## DT
module DT(
        input                   clk,
        input                   reset,
        output                  done,
        output                  sti_rd,
        output  [9:0]           sti_addr,
        input   [15:0]          sti_di,
        output                  res_wr,
        output                  res_rd,
        output  reg [13:0]      res_addr,
        output  reg [7:0]       res_do,
        input   [7:0]           res_di
        );
        wire [7:0] res_do_init, res_do_for, res_do_back;
        wire [13:0] res_addr_init, res_addr_for, res_addr_back;
        wire init_en, init_en_2, load_en, for_load_en, for_en, back_load_en, back_en;
        wire init_done, for_load_done, back_load_done, for_done, for_op_done, back_done;
        always@*begin
                case({init_en_2, for_en, back_en})
                        3'b100: res_do = res_do_init;
                        3'b010: res_do = res_do_for;
                        3'b001: res_do = res_do_back;
                        default:res_do = 8'd0;
                endcase
        end
        always@*begin
                case({init_en_2, for_load_en, back_load_en})
  ...
Size: ~1,200 cells after synthesis, roughly 11,000 um2 of cells after synthesis.
export LEC_CHECK = 0
export CAP_MARGIN = 20
export CORE_MARGIN = 2
export CORE_UTILIZATION = 21
export SLEW_MARGIN = 20
create_clock -name core_clock -period 8.62 [get_ports {clk}]
run.sh (not shown) runs the stock make flow with config.mk's settings and CLKGATE_MAP_FILE=.
The first run completed without violations.
Change:
ABC_AREA = 1   (was unset)
CORE_UTILIZATION = 66   (was 21)
CTS_CLUSTER_DIAMETER = 213   (was unset)
clock period = 7.13 ns   (was 8.62 ns; I/O delays follow)
=> The changed run finished clean. Power rises by a little under a tenth. Global-route usage rises by 21 points. Sequential share of layout area falls by 0.92 points. Cell count falls slightly. Clock power rises slightly. Wire length rises by a few percent.
Change:
ABC_AREA = unset   (was 1)
CORE_UTILIZATION = 40   (was 66)
CTS_CLUSTER_DIAMETER = unset   (was 213)
clock period = 6.32 ns   (was 7.13 ns; I/O delays follow)
=> The changed run produced a layout that fails on negative setup slack; synthesized area fell by about 6%; first-iteration DRC count drops by about 40%; sequential power is higher by about 10%; core utilization is lower by 27 points; worst setup slack got worse by 0.72 ns; final cell count fell by about 12%; routed wire length fell by 11%; die size grows by 54%; flip-flop count is unchanged; clock-buffer cell count stays the same.
Change:
CORE_UTILIZATION = 72   (was 40)
CTS_CLUSTER_DIAMETER = 396   (was unset)
SETUP_SLACK_MARGIN = 0.55   (was unset)
clock period = 4.06 ns   (was 6.32 ns; I/O delays follow)
Outcome:
- The changed run failed in 4_1_cts, error DPL-0033
- die area is lower by 44%
- synthesized cell count does not change
- synthesized area is unchanged

* * *

## run A
DT again, from the RTL that the note above started with.
clock: 7.63 ns
lec_check: 0
abc_area: 1
cap_margin: 20
cell_pad_in_sites_global_placement: 0
core_margin: 2
core_utilization: 72
cts_cluster_size: 57
gpl_timing_driven: 1
hold_slack_margin: 0.16
max_routing_layer: met4
place_density_lb_addon: 0.12
setup_slack_margin: -0.15
slew_margin: 10
tns_end_percent: 20
Run A went all the way through the flow, and no timing, DRC or antenna check failed.
diff inputs: run A => run B
Settings: SLEW_MARGIN now 20, was 10; PLACE_DENSITY_LB_ADDON no longer set, was 0.12; GPL_TIMING_DRIVEN no longer set, was 1; SETUP_SLACK_MARGIN no longer set, was -0.15; TNS_END_PERCENT no longer set, was 20; CTS_CLUSTER_SIZE now 24, was 57; CELL_PAD_IN_SITES_GLOBAL_PLACEMENT no longer set, was 0; CORE_UTILIZATION now 67, was 72; HOLD_SLACK_MARGIN no longer set, was 0.16; MAX_ROUTING_LAYER no longer set, was met4; the clock period (ns, I/O delays scaled along) now 7.13, was 7.63.
Results
- Each of the runs, namely run A and run B, reached the end of the flow and came out clean.
- Diff run A -> run B: number of multi-input logic gates shows no meaningful change; worst endpoint required time shows a reduction of 400 ps.
- Against run A, run B reports a share of the cycle needed by the critical path after routing that is lower.
- Delta (run B minus run A): post-route cell area climbed 240 sq um, proportion of power drawn by combinational gates dropped 1.1 points.
## Diff of input files: run C against run B
Settings: CTS_CLUSTER_SIZE: 24 -> unset; ABC_AREA: 1 -> unset; CORE_UTILIZATION: 67 -> 40; the clock period (ns, I/O delays scaled along): 7.13 -> 9.0.
## What came out
Per the comparison of run C with run B, final cell count lost 293, internal power component went down 22%, global-route wire length before repair went down, part of the total power dissipated in the clock network went down by 3.3 points. In the tables for run C and run B, total power reads lower with run C. Run C vs run B — cell count after synthesis dropped 381. The violation count after the first detailed-routing iteration in run C is 0.59 times that in run B. Delta(reg2reg setup slack, run C - run B) > 0. In run C, the logic share of the area came out 1.4 points above the value in run B. In the metrics for run C and run B, the one carrying the higher worst setup margin is run C.

* * *

DT again, from the RTL that the note above started with.
Settings: LEC_CHECK=0, ABC_AREA=1, CAP_MARGIN=20, CORE_MARGIN=2, CORE_UTILIZATION=72, CTS_CLUSTER_SIZE=98, SETUP_SLACK_MARGIN=1.04, SLEW_MARGIN=20; clock period 8.33 ns.
The starting point failed in global routing (ODB-0269).
Edit:
Settings changed: CORE_UTILIZATION 72 to 68, CTS_CLUSTER_SIZE 98 to default, SETUP_SLACK_MARGIN 1.04 to -0.26.
Clock period 8.33 ns to 6.06 ns, I/O delays scaled along.
Now the flow finished but fails on setup timing.
Area after synthesis stays the same.
Die size climbs by 5.7%.
Synthesized cell count is unchanged.

* * *

DT again, from the RTL that the note above started with.
clock: 6.23 ns
lec_check: 0
cap_margin: 20
core_margin: 2
core_utilization: 66
setup_slack_margin: 1.6
slew_margin: 20
The starting point completed, yet does not pass: setup timing.
Rerun with:
ABC_AREA = 1   (was not set)
CORE_UTILIZATION = 68   (was 66)
SETUP_SLACK_MARGIN = -0.22   (was 1.6)
Outcome: The new run finished but fails on setup timing. Final area came out higher by a few percent. Utilization is higher by 0.15 points. Clock-buffer cell count rose by 2.
Rerun with:
ABC_AREA = not set   (was 1)
CORE_UTILIZATION = 63   (was 68)
SETUP_SLACK_MARGIN = not set   (was -0.22)
TNS_END_PERCENT = 5   (was not set)
clock period = 7.26 ns   (was 6.23 ns; I/O delays follow)
Outcome: The new run finished with setup timing left; critical path depth went down by 6; area after synthesis went down by 5.7%; global-route usage went down by 7.4 points; sequential cell count does not change; register-to-register slack gains 0.73 ns; non-clock buffer count went down by 45; worst setup slack gains 0.75 ns; design area went down by 9.9%; cell count went down by 23%; synthesized cell count went down by 24%.
Rerun with:
ABC_AREA = 1   (was not set)
CORE_UTILIZATION = 70   (was 63)
SETUP_SLACK_MARGIN = -0.3   (was not set)
TNS_END_PERCENT = not set   (was 5)
clock period = 6.23 ns   (was 7.26 ns; I/O delays follow)
The new run ran to the end with violations: setup timing.
Clock-buffer cell count rises by 1.
Combinational power falls by a few percent.
Total power rises by about a fifth.
Global-route usage rises by 8.3 points.

* * *

## build 95
DT again, from the RTL that the note above started with.
## DT
module DT(
        input                   clk,
        input                   reset,
        output                  done,
        output                  sti_rd,
        output  [9:0]           sti_addr,
        input   [15:0]          sti_di,
        output                  res_wr,
        output                  res_rd,
        output  reg [13:0]      res_addr,
        output  reg [7:0]       res_do,
        input   [7:0]           res_di
        );
        wire [7:0] res_do_init, res_do_for, res_do_back;
        wire [13:0] res_addr_init, res_addr_for, res_addr_back;
        wire init_en, init_en_2, load_en, for_load_en, for_en, back_load_en, back_en;
        wire init_done, for_load_done, back_load_done, for_done, for_op_done, back_done;
        always@*begin
                case({init_en_2, for_en, back_en})
                        3'b100: res_do = res_do_init;
                        3'b010: res_do = res_do_for;
                        3'b001: res_do = res_do_back;
                        default:res_do = 8'd0;
                endcase
        end
        always@*begin
                case({init_en_2, for_load_en, back_load_en})
                        3'b100: res_addr = res_addr_init;
                        3'b010: res_addr = res_addr_for;
                        3'b001: res_addr = res_addr_back;
                        default:res_addr = 14'b0;
                endcase
        end
        init u_init(.clk(clk),
                    .reset(reset),
                    .init_en(init_en),
                    .for_en(for_en),
                    .init_done(init_done),
                    .init_en_2(init_en_2),
                    .sti_addr(sti_addr),
                    .sti_di(sti_di),
  ...
clock: 8.03 ns
lec_check: 0
abc_area: 0
cap_margin: 0
core_margin: 4
core_utilization: 40
cts_cluster_diameter: 198
cts_cluster_size: 24
gpl_routability_driven: 0
max_routing_layer: met4
place_density: 0.41
slew_margin: 40
Build 95 | status: complete | timing, DRC, antenna: pass
[inputs] build 66 vs build 95
- SETUP_SLACK_MARGIN newly set to 1.27
- ABC_AREA removed (was 0)
- GPL_ROUTABILITY_DRIVEN removed (was 0)
- CTS_CLUSTER_SIZE removed (was 24)
- CORE_UTILIZATION changed from 40 to 58
- SLEW_MARGIN changed from 40 to 20
- MAX_ROUTING_LAYER removed (was met4)
- CTS_CLUSTER_DIAMETER removed (was 198)
- CAP_MARGIN changed from 0 to 20
- PLACE_DENSITY removed (was 0.41)
- CORE_MARGIN changed from 4 to 2
- the clock period (ns, I/O delays scaled along) changed from 8.03 to 6.21
## What came out
Status build 66: flow complete, layout not clean - setup timing. Re number of cells in the yosys synthesis report: no difference whatsoever between build 66 and build 95. First-pass iteration count of the detailed router (lower): build 95. Floorplan core area delta (build 66 − build 95): favourable. From build 95 to build 66 the numbers moved as follows: required arrival time at the worst endpoint decreased 1.45 ns, data-path buffer share of cell area in the final layout now larger, post-placement cell count shows a reduction of 41, die area shows a reduction of 9900 sq um, area of all placed cells without fillers climbed 5.9%.
Input-level comparison between build 43 and build 66:
- a change of CORE_UTILIZATION from 58 to 40
- a deleted SETUP_SLACK_MARGIN that had been 1.27
- a change of the clock period (ns, I/O delays scaled along) from 6.21 to 8.62
[summary]
Build 43 vs build 66, instance count: build 43 higher
Xor and xnor area share after synthesis came out exactly the same in build 43 and build 66.
Setup slack: build 43 more than build 66
Relative to build 66, logic share of the area has gone up in build 43.
Routed length on met3 on build 43 is down relative to build 66.
Taking build 66 over build 43, the internal power of the cells ratio works out to 1.4.
NOTE die size build 66->build 43 increased by more than a quarter
Summed area of non-filler cells in the final layout: lower on build 43
Of build 66 and build 43, only build 43 finishes the flow clean.
Against build 66, post-layout total power in build 43 came out better.
The data-path buffer share of cell area in the final layout reported for build 43 is smaller than that of build 66 by 4.0 points.
Against build 66, number of non-clock buffers in build 43 fell by more than half.

* * *

== job 338 ==
Starting RTL as in the previous note.
clock: 3.85 ns
lec_check: 0
cap_margin: 20
core_margin: 2
core_utilization: 72
cts_cluster_diameter: 396
cts_cluster_size: 18
setup_slack_margin: 1.15
slew_margin: 20
Job 338 did not finish; the tool stopped in clock tree synthesis (4_1_cts) with error DPL-0038.
## Diff of input files: job 5959 against job 338
- SETUP_SLACK_MARGIN: 1.15 -> unset
- PLACE_DENSITY_LB_ADDON: unset -> 0.19
- CTS_CLUSTER_SIZE: 18 -> unset
- CTS_CLUSTER_DIAMETER: 396 -> 232
- ABC_AREA: unset -> 1
- the clock period (ns, I/O delays scaled along): 3.85 -> 6.92
Notes after the runs:
The flow ran to completion for all of job 338 and job 5959 but job 338, which stopped partway.
In job 5959 the implementation completed, yet the final layout does not meet the checks, the culprit being setup timing.
From job 338 to job 5959 the numbers moved as follows: global placement routability congestion went up, synthesized netlist net count went up, area of the die went up, count of different cell masters after synthesis went down, simple-gate share of the synthesized area went up.
Re summed standard-cell area reported by yosys: job 5959 is 6.1% up on job 338.
The run showing the smaller synthesized cell count is job 338.
#### Input delta (job 2452 over job 5959)
- an added CTS_CLUSTER_SIZE of 24
- an added SETUP_SLACK_MARGIN of 0.79
- a deleted CTS_CLUSTER_DIAMETER that had been 232
- a deleted PLACE_DENSITY_LB_ADDON that had been 0.19
- an added PLACE_DENSITY of 0.37
- a change of the clock period (ns, I/O delays scaled along) from 6.92 to 7.13
--- outcome ---
Job 2452 never completed; the flow aborted with a tool error in global routing (5_1_grt). Compared job 2452 against job 5959; instance area after placement within noise. On placer's final routability congestion estimate: between job 2452 and job 5959, it ends up lower for job 2452. Re number of enable-type register cells in the synthesized netlist: no difference whatsoever between job 5959 and job 2452. Summary of job 2452 over job 5959: setup slack after placement dropped 0.0071 ns; count of cells resized by post-cts repair rose 85; y dimension of the die comparable.
Modified inputs, job 2349 compared to job 2452
- SETUP_SLACK_MARGIN removed (was 0.79)
- the clock period (ns, I/O delays scaled along) changed from 7.13 to 6.72
Notes after the runs:
Across both runs, buffer count from post-CTS setup fixing was lower for job 2349 than for job 2452.
In job 2349 the implementation ran to completion but is not tape-out ready, as the final checks report setup timing.
Seen in the log of job 2452: GRT-0232 during global routing (5_1_grt), after which the run never completed.
Number of placed instances with taps included delta (job 2452 -> job 2349): insignificant
Comparing job 2349 against job 2452, there is no change at all in net count after synthesis.
NOTE: half-perimeter wire length after placement in job 2349 exceeds that of job 2452
Diff job 2452 -> job 2349: number of top-level pins shows no meaningful change; placeable core area shows no meaningful change; yosys-reported design area after synthesis shows no meaningful change; number of enable-type register cells in the synthesized netlist shows no meaningful change.

* * *

## run 1
DT again, from the RTL that the note above started with.
clock: 9.0 ns
lec_check: 0
abc_area: 1
cap_margin: 40
core_aspect_ratio: 0.5
core_margin: 10
core_utilization: 57
cts_cluster_diameter: 266
cts_cluster_size: 98
setup_slack_margin: -0.8
slew_margin: 20
tns_end_percent: 20
Having completed the whole flow, run 1 delivered a layout that passed the timing, design-rule and antenna checks.
Here is what was changed in the inputs of run 2 compared with run 1.
- CORE_MARGIN now 2, was 10
- CTS_CLUSTER_DIAMETER now 262, was 266
- PLACE_DENSITY now 0.35, previously not set
Results
- Run 2: PASS, flow complete, no timing, DRC or antenna violations
- For chip width, dividing the value from run 2 by the value from run 1 gives 0.927.
- Between run 1 and run 2, the clock latency at the later pin of the worst-skew pair does not differ in any meaningful way.
- Net load switching power went down by a few percent going from run 1 to run 2.
- The area of the core region was comparable across run 1 and run 2.
- Against run 1, the final cell area of run 2 is lower.
What run 3 does differently from run 2 at the input level:
- swapping 0.35 for 0.36 in PLACE_DENSITY
- swapping 0.5 for 1.87 in CORE_ASPECT_RATIO
- swapping 262 for 337 in CTS_CLUSTER_DIAMETER
- swapping 57 for 39 in CORE_UTILIZATION
- swapping 40 for 20 in CAP_MARGIN
### Flow results
- Comparing run 3 against run 2, there is no change at all in total DRC errors in the routed layout.
- From run 2 to run 3 the numbers moved as follows: count of nets after finishing saw little to no change; cell area increased by about 1.5% relative to the old numbers; number of design-rule violations left by the first detailed-router iteration lost 612; wire length increased by about 13% relative to the old numbers; power share of the combinational group went down by 0.5 points.
- | worst setup slack before clock tree synthesis | lower: run 2 |
- Looking only at vertical extent of the die, and setting everything else aside, the lower value of run 2 and run 3 goes to run 2.
- Run 3 ended up with a lower number of antenna repair diodes than run 2 did.
- met1 wire length went down by more than 10% going from run 2 to run 3.
Here is what was changed in the inputs of run 4 compared with run 3.
- swapping 20 for 0 in CAP_MARGIN
- swapping 2 for 7 in CORE_MARGIN
- swapping 39 for 40 in CORE_UTILIZATION
- clearing TNS_END_PERCENT, which used to be 20
- putting GPL_ROUTABILITY_DRIVEN at 0 where nothing was set
- clearing CTS_CLUSTER_SIZE, which used to be 98
- clearing CORE_ASPECT_RATIO, which used to be 1.87
- putting HOLD_SLACK_MARGIN at 0.02 where nothing was set
- putting MAX_ROUTING_LAYER at met4 where nothing was set
- clearing PLACE_DENSITY, which used to be 0.36
- clearing CTS_CLUSTER_DIAMETER, which used to be 337
- clearing SETUP_SLACK_MARGIN, which used to be -0.8
[summary]
Compared to run 3, the routing of run 4 uses less wire. Run 4 ends up with lower final area than run 3 does. On setup slack, the higher figure sits with run 3, not run 4. Against run 3 as the reference, run 4 delivers a higher starting DRC count in detailed routing. Comparing run 4 and run 3, the lower met2 track utilization from global routing was measured on run 4. As far as critical path's largest stage delay is concerned, run 3 and run 4 perform about the same.

* * *

DT again, from the RTL that the note above started with.
## DT
module DT(
        input                   clk,
        input                   reset,
        output                  done,
        output                  sti_rd,
        output  [9:0]           sti_addr,
        input   [15:0]          sti_di,
        output                  res_wr,
        output                  res_rd,
        output  reg [13:0]      res_addr,
        output  reg [7:0]       res_do,
        input   [7:0]           res_di
        );
clock: 5.28 ns
lec_check: 0
abc_area: 1
cap_margin: 15
cell_pad_in_sites_global_placement: 0
core_margin: 3
core_utilization: 59
cts_cluster_size: 48
gpl_timing_driven: 1
max_routing_layer: met4
min_routing_layer: met2
place_density: 0.67
setup_slack_margin: -0.52
slew_margin: 10
tns_end_percent: 90
The starting point produced a layout that fails on setup timing.
Next try:
- CORE_ASPECT_RATIO: default -> 1.32
- CORE_UTILIZATION: 59 -> 23
- CTS_CLUSTER_DIAMETER: default -> 397
- GPL_TIMING_DRIVEN: 1 -> 0
- HOLD_SLACK_MARGIN: default -> 0.27
- MAX_ROUTING_LAYER: met4 -> met5
- PLACE_DENSITY: 0.67 -> default
- SLEW_MARGIN: 10 -> 15
- TNS_END_PERCENT: 90 -> 80
=>
- The new run finished but fails on setup timing
- area after synthesis is unchanged
- global-route usage falls by 26 points
- routed wire length rose by about 11%
- via count increases by about 0.4%
- cell area goes up by about 8%
- power increases by 6.6%
- register-to-register slack loses 0.09 ns
- clock skew stays flat
- clock-buffer cell count climbs by 1
- non-clock buffer count is lower by 3
- die size rose by 150%
Next try:
- CAP_MARGIN: 15 -> 35
- CORE_ASPECT_RATIO: 1.32 -> default
- CORE_UTILIZATION: 23 -> 59
- CTS_CLUSTER_DIAMETER: 397 -> default
- CTS_CLUSTER_SIZE: 48 -> default
- GPL_TIMING_DRIVEN: 0 -> 1
- HOLD_SLACK_MARGIN: 0.27 -> -0.09
- MIN_ROUTING_LAYER: met2 -> default
- PLACE_DENSITY: default -> 0.67
- SLEW_MARGIN: 15 -> 10
- TNS_END_PERCENT: 80 -> 20
After rerunning: The changed run finished but failed the layout checks on setup timing; routed wire length shrinks by 15%; worst setup slack is better by 0.12 ns; total power shrinks by 3.9%; synthesized area is unchanged; core utilization grows by 42 points; register-to-register slack is better by 0.29 ns; cell count shrinks by 15%; die size shrinks by 60%; count of clock-buffer cells in the layout grows by 5; cell area shrinks by 7.5%; global-route usage grows by 8.1 points.
Power is estimated from default activity; no workload was simulated.
